==> job 2797: inputs <==
==> flow/design.v (excerpt) <==
module uart_edge_detection (
    input logic clk,           
    input logic rst_n,         
    input logic uart_rx,       
    output logic uart_tx,      
    output logic led_rx,       
    output logic led_tx,       
    output logic data_ready    
);
==> flow/config.mk <==
export PLATFORM = sky130hd
export DESIGN_NAME = uart_edge_detection
export DESIGN_NICKNAME = uart_edge_detection
export VERILOG_FILES = /design/flow/design.v
export SDC_FILE = /design/flow/constraint.sdc
export NUM_CORES = 4
export LEC_CHECK = 0
export ABC_AREA = 1
export CAP_MARGIN = 15
export CORE_ASPECT_RATIO = 0.69
export CORE_MARGIN = 2
export CORE_UTILIZATION = 72
export CTS_CLUSTER_DIAMETER = 188
export CTS_CLUSTER_SIZE = 99
export PLACE_DENSITY = 0.38
export SLEW_MARGIN = 20
export TNS_END_PERCENT = 20
==> flow/constraint.sdc <==
create_clock -name core_clock -period 11.9 [get_ports {clk}]
set_input_delay 2.3800 -clock core_clock [delete_from_list [all_inputs] [get_ports {clk}]]
set_output_delay 2.3800 -clock core_clock [all_outputs]
set_load 0.01 [all_outputs]
run.sh (not shown) runs the stock make flow with config.mk's settings and CLKGATE_MAP_FILE=.
==> inputs of job 273, as changes to job 2797 <==
Settings changed: ABC_AREA 1 to not set, CAP_MARGIN 15 to 20, CORE_ASPECT_RATIO 0.69 to not set, CTS_CLUSTER_DIAMETER 188 to not set, CTS_CLUSTER_SIZE 99 to 10, SETUP_SLACK_MARGIN set to 0.76, TNS_END_PERCENT 20 to not set.
==> flow/constraint.sdc (replaced) <==
create_clock -name core_clock -period 3.19 [get_ports {clk}]
set_input_delay 0.6380 -clock core_clock [delete_from_list [all_inputs] [get_ports {clk}]]
set_output_delay 0.6380 -clock core_clock [all_outputs]
set_load 0.01 [all_outputs]
==> results <==
quantity                                                                    job 273                        job 2797
Overall die area                                                        18620 sq um                     18770 sq um
Outcome                                                    timing/DRC/antenna clean        timing/DRC/antenna clean
Combined flip-flop and latch cell area                                   4800 sq um                      4797 sq um
Clock buffer and inverter area fraction after layout                        0.03718                         0.04393
Post-CTS setup-driven buffer insertion count                                     61                               0
Routed vias                                                                    9364                            9046
Share of total power in sequential cells                                      0.529                           0.524
Setup repair after global routing missed its margin                             yes                              no
Proportion of cell area occupied by registers                                0.3271                          0.3539
Worst reg2reg endpoint                                conv_result[7][0]$_DFFE_PN0P_  conv_result[10][0]$_DFFE_PN0P_
Wirelength per Cell                                                   20.03 microns                   18.57 microns
Die extent in y                                                       136.5 microns                   114.4 microns
CP endpoint                                           conv_result[7][0]$_DFFE_PN0P_                         uart_tx
Mux frac, synth                                                            0.004951                       0.0008850

========
==> inputs of run Y <==
Starting RTL as in the previous note.
make LEC_CHECK=0 CAP_MARGIN=35 CELL_PAD_IN_SITES_DETAIL_PLACEMENT=1 CELL_PAD_IN_SITES_GLOBAL_PLACEMENT=0 CORE_MARGIN=2 CORE_UTILIZATION=21 CTS_CLUSTER_DIAMETER=393 CTS_CLUSTER_SIZE=98 HOLD_SLACK_MARGIN=0.11 PLACE_DENSITY=0.89 SLEW_MARGIN=20 TNS_END_PERCENT=15 finish   # period 3.81 ns
==> inputs of run X, as changes to run Y <==
Settings changed: CAP_MARGIN 35 to 20, CELL_PAD_IN_SITES_DETAIL_PLACEMENT 1 to default, CELL_PAD_IN_SITES_GLOBAL_PLACEMENT 0 to default, CORE_UTILIZATION 21 to 72, CTS_CLUSTER_DIAMETER 393 to default, CTS_CLUSTER_SIZE 98 to 21, HOLD_SLACK_MARGIN 0.11 to default, PLACE_DENSITY 0.89 to 0.38, SETUP_SLACK_MARGIN from default to 0.41, TNS_END_PERCENT 15 to default.
==> flow/constraint.sdc (replaced) <==
create_clock -name core_clock -period 3.19 [get_ports {clk}]
set_input_delay 0.6380 -clock core_clock [delete_from_list [all_inputs] [get_ports {clk}]]
set_output_delay 0.6380 -clock core_clock [all_outputs]
set_load 0.01 [all_outputs]
==> comparison <==
Of run X and run Y, run Y has the higher via count (gap about 0.56%, measured against run Y).
Die size: run X is smaller than run Y (70%).
In run X the sequential power is larger than in run Y, by about 19%.
Between run X and run Y, the lower critical path depth is in run Y (gap 1).
In run Y the sequential share of layout area is higher than in run X, by 1.1 points.
Between run Y and run X, the lower worst hold slack is in run X (gap 140 ps).
In synthesized cell count, run Y and run X do not differ.
Between run X and run Y, the lower fmax is in run Y (gap about 13%, measured against run Y).
Between run X and run Y, the lower clock skew is in run X (gap 7.4 ps).

========
==> 04-23: inputs <==
==> flow/design.v <==
module uart_tx #(
    parameter BAUD_DIV = 434
) (
    input logic clk,
    input logic rst_n,
    input logic tx_start,
    input logic [7:0] data_in,
    output logic tx_busy,
    output logic tx
);
    logic [9:0] tx_shift;   
    logic [3:0] bit_count;
    logic [11:0] baud_counter;
    logic tx_active;
    always_ff @(posedge clk or negedge rst_n) begin
        if (!rst_n) begin
            tx_active <= 0;
            baud_counter <= 0;
            tx_busy <= 0;
            tx <= 1;   
        end else begin
            if (tx_start && !tx_active) begin
                tx_active <= 1;
                tx_shift <= {1'b1, data_in, 1'b0};   
                baud_counter <= BAUD_DIV;
                bit_count <= 0;
                tx_busy <= 1;
            end else if (tx_active) begin
                if (baud_counter == 0) begin
                    baud_counter <= BAUD_DIV;
                    tx <= tx_shift[0];   
                    tx_shift <= {1'b1, tx_shift[9:1]};   
                    bit_count <= bit_count + 1;
                    if (bit_count == 9) begin   
                        tx_active <= 0;
                        tx_busy <= 0;
                    end
                end else begin
                    baud_counter <= baud_counter - 1;
                end
            end
        end
    end
endmodule
module uart_rx #(
    parameter BAUD_DIV = 434   
) (
    input logic clk,
    input logic rst_n,
    input logic rx,
    output logic [7:0] data_out,
    output logic data_valid,
	 	output logic [7:0] leds
);
    logic [11:0] baud_counter;
    logic [3:0] bit_count;
    logic [7:0] rx_shift;
    logic rx_active;
    always_ff @(posedge clk or negedge rst_n) begin
        if (!rst_n) begin
            baud_counter <= 0;
            bit_count <= 0;
            rx_active <= 0;
            data_valid <= 0;
            rx_shift <= 8'b0;   
        end else begin
            if (!rx_active && !rx) begin
                rx_active <= 1;
                baud_counter <= BAUD_DIV / 2;
                bit_count <= 0;
                rx_shift <= 8'b0;   
            end else if (rx_active) begin
                if (baud_counter == 0) begin
                    baud_counter <= BAUD_DIV;
                    if (bit_count < 9) begin
                        rx_shift <= {rx, rx_shift[7:1]};   
                        bit_count <= bit_count + 1;
                    end else begin
                        rx_active <= 0;
                        data_out <= rx_shift;  
								leds <= rx_shift;
                        data_valid <= 1;
                    end
                end else begin
                    baud_counter <= baud_counter - 1;
                end
            end else begin
                data_valid <= 0;
            end
        end
    end
endmodule
module uart_edge_detection (
    input logic clk,           
    input logic rst_n,         
    input logic uart_rx,       
    output logic uart_tx,      
    output logic led_rx,       
    output logic led_tx,       
    output logic data_ready    
);
    parameter CLOCK_FREQ = 50000000;    
    parameter BAUD_RATE  = 115200;
    parameter BAUD_DIV   = CLOCK_FREQ / BAUD_RATE;
    parameter THRESHOLD  = 4;           
    logic [7:0] rx_data;
    logic rx_done;
    logic [7:0] processed_data;
    logic tx_start;
    logic tx_busy;
    logic [7:0] image_data [0:63];     
    logic [7:0] conv_result [0:35];    
    logic [5:0] rx_counter;            
    logic [5:0] tx_counter;            
    typedef enum logic [1:0] {IDLE, RECEIVE, PROCESS, SEND} state_t;
    state_t state, next_state;
    uart_rx #(
        .BAUD_DIV(BAUD_DIV)
    ) uart_receiver (
        .clk(clk),
        .rst_n(rst_n),
        .rx(uart_rx),
        .data_out(rx_data),
        .data_valid(rx_done)
    );
    uart_tx #(
        .BAUD_DIV(BAUD_DIV)
    ) uart_transmitter (
        .clk(clk),
        .rst_n(rst_n),
        .tx_start(tx_start),
        .data_in(processed_data),
        .tx_busy(tx_busy),
        .tx(uart_tx)
    );
    always_ff @(posedge clk or negedge rst_n) begin
        if (!rst_n)
            state <= IDLE;
        else
            state <= next_state;
    end
    always_comb begin
        case (state)
            IDLE:      next_state = (rx_done) ? RECEIVE : IDLE;
            RECEIVE:   next_state = (rx_counter == 6'd63 && rx_done) ? PROCESS : RECEIVE;
            PROCESS:   next_state = SEND;
            SEND:      next_state = (tx_counter == 6'd36 && !tx_busy) ? IDLE : SEND;
            default:   next_state = IDLE;
        endcase
    end
    always_ff @(posedge clk or negedge rst_n) begin
        if (!rst_n) begin
            rx_counter <= 6'd0;
        end else if ((state == IDLE || state == RECEIVE) && rx_done) begin
            image_data[rx_counter] <= rx_data;
            rx_counter <= rx_counter + 1;
        end else if (state == IDLE) begin
            rx_counter <= 6'd0;
        end
    end
    integer i, j, k, l;
    reg [3:0] sum;
    always_ff @(posedge clk or negedge rst_n) begin
        if (!rst_n) begin
            for (i = 0; i < 36; i = i + 1)
                conv_result[i] <= 8'd0;
        end else if (state == PROCESS) begin
            for (i = 0; i < 6; i = i + 1) begin
                for (j = 0; j < 6; j = j + 1) begin
                    sum = 0;
                    for (k = 0; k < 3; k = k + 1) begin
                        for (l = 0; l < 3; l = l + 1) begin
                            sum = sum + image_data[(i + k) * 8 + (j + l)][0];
                        end
                    end
                    conv_result[i * 6 + j] <= (sum >= THRESHOLD) ? 8'b1 : 8'b0;
                end
            end
        end
    end
    always_ff @(posedge clk or negedge rst_n) begin
        if (!rst_n) begin
            tx_counter <= 6'd0;
            tx_start <= 1'b0;
            processed_data <= 8'd0;
        end else if (state == SEND) begin
            if (!tx_busy && !tx_start) begin
                tx_start <= 1'b1;
                processed_data <= conv_result[tx_counter];
                tx_counter <= tx_counter + 1;
            end else if (tx_start && tx_busy) begin
                tx_start <= 1'b0;
            end
        end else begin
            tx_counter <= 6'd0;
            tx_start <= 1'b0;
        end
    end
    always_ff @(posedge clk or negedge rst_n) begin
        if (!rst_n) begin
            led_rx <= 1'b0;
            led_tx <= 1'b0;
            data_ready <= 1'b0;
        end else begin
            led_rx <= (state == RECEIVE) ? rx_done : 1'b0;
            led_tx <= (state == SEND) ? ~tx_busy : 1'b0;
            data_ready <= (state == SEND);  
        end
    end
endmodule
==> flow/run.sh <==
#!/bin/bash
# the make line also repeats each setting of config.mk as NAME=value (left out here)
make -C /OpenROAD-flow-scripts/flow DESIGN_CONFIG=/design/flow/config.mk WORK_HOME=/design/flow/orfs CLKGATE_MAP_FILE= finish
==> flow/config.mk <==
export PLATFORM = sky130hd
export DESIGN_NAME = uart_edge_detection
export DESIGN_NICKNAME = uart_edge_detection
export VERILOG_FILES = /design/flow/design.v
export SDC_FILE = /design/flow/constraint.sdc
export NUM_CORES = 4
export LEC_CHECK = 0
export CAP_MARGIN = 20
export CORE_MARGIN = 2
export CORE_UTILIZATION = 65
export CTS_CLUSTER_DIAMETER = 28
export CTS_CLUSTER_SIZE = 72
export SETUP_SLACK_MARGIN = 2.35
export SLEW_MARGIN = 20
export TNS_END_PERCENT = 5
==> flow/constraint.sdc <==
create_clock -name core_clock -period 15.5 [get_ports {clk}]
set_input_delay 3.1000 -clock core_clock [delete_from_list [all_inputs] [get_ports {clk}]]
set_output_delay 3.1000 -clock core_clock [all_outputs]
set_load 0.01 [all_outputs]
==> 09-05: changes against 04-23 <==
- CORE_ASPECT_RATIO: not set -> 1.42
- CORE_UTILIZATION: 65 -> 72
- CTS_CLUSTER_DIAMETER: 28 -> not set
- CTS_CLUSTER_SIZE: 72 -> 10
- PLACE_DENSITY: not set -> 0.36
- SETUP_SLACK_MARGIN: 2.35 -> 0.76
- TNS_END_PERCENT: 5 -> not set
==> flow/constraint.sdc (replaced) <==
create_clock -name core_clock -period 3.19 [get_ports {clk}]
set_input_delay 0.6380 -clock core_clock [delete_from_list [all_inputs] [get_ports {clk}]]
set_output_delay 0.6380 -clock core_clock [all_outputs]
set_load 0.01 [all_outputs]
==> 04-01: changes against 04-23 <==
- CORE_MARGIN: 2 -> 10
- CORE_UTILIZATION: 65 -> 40
- CTS_CLUSTER_DIAMETER: 28 -> 197
- CTS_CLUSTER_SIZE: 72 -> not set
- GPL_TIMING_DRIVEN: not set -> 0
- MAX_ROUTING_LAYER: not set -> met4
- SETUP_SLACK_MARGIN: 2.35 -> 0.99
- TNS_END_PERCENT: 5 -> not set
==> flow/constraint.sdc (replaced) <==
create_clock -name core_clock -period 9.88 [get_ports {clk}]
set_input_delay 1.9760 -clock core_clock [delete_from_list [all_inputs] [get_ports {clk}]]
set_output_delay 1.9760 -clock core_clock [all_outputs]
set_load 0.01 [all_outputs]
==> run summary <==
Status: complete, no violations
Final Instance Area: 0.01470 mm2
Pre-CTS worst setup slack: 0.1259 ns
WP buf/inv: 2
First-pass GRT wire length: 49.74 mm
Pin count of the biggest net entering global routing: 82
Detailed Route WL: 32.03 mm
Peak Freq: 324.3 MHz
Die X-Extent: 115.2 um
Area after DPL: 0.01331 mm2
Clock Skew: 0.01300 ns
Signal buf overhead: 6.731%
Pwr Total: 5.016 mW
Gate Area: 0.007078 mm2
Critical path endpoint category: register
DP Wirelength: 21.13 mm
(the above is from 09-05)
==> run summary <==
Die X-Extent: 197.7 um
Gate Area: 0.006838 mm2
DP Wirelength: 21.56 mm
Power in the clock group: 716 uW
Area after DPL: 0.01326 mm2
Final Instance Area: 0.01390 mm2
Critical path endpoint category: register
Pre-CTS worst setup slack: 6.236 ns
Clock Skew: 0.01248 ns
First-pass GRT wire length: 46.56 mm
WP buf/inv: 2
Detailed Route WL: 27.94 mm
Slew headroom: 50.91%
Internal: 1.189 mW
Pin count of the biggest net entering global routing: 77
Comb/total area: 49.19%
Status: complete, no violations
Sequential share of cell area: 34.51%
(the above is from 04-01)
==> run summary <==
Status: complete, no violations
Pwr Total: 996.1 uW
Clock Skew: 0.01222 ns
Critical path endpoint category: primary output
Pin count of the biggest net entering global routing: 74
DP Wirelength: 20.53 mm
Antenna cells: 0
Final Instance Area: 0.01347 mm2
Pre-CTS worst setup slack: 10.80 ns
Peak Freq: 217.6 MHz
WP buf/inv: 1
Area after DPL: 0.01289 mm2
Detailed Route WL: 27.24 mm
Logic power comb: 48.8 uW
Seq pwr: 523 uW
Signal buf overhead: 0.5944%
(the above is from 04-23)
Power is estimated from default activity; no workload was simulated.
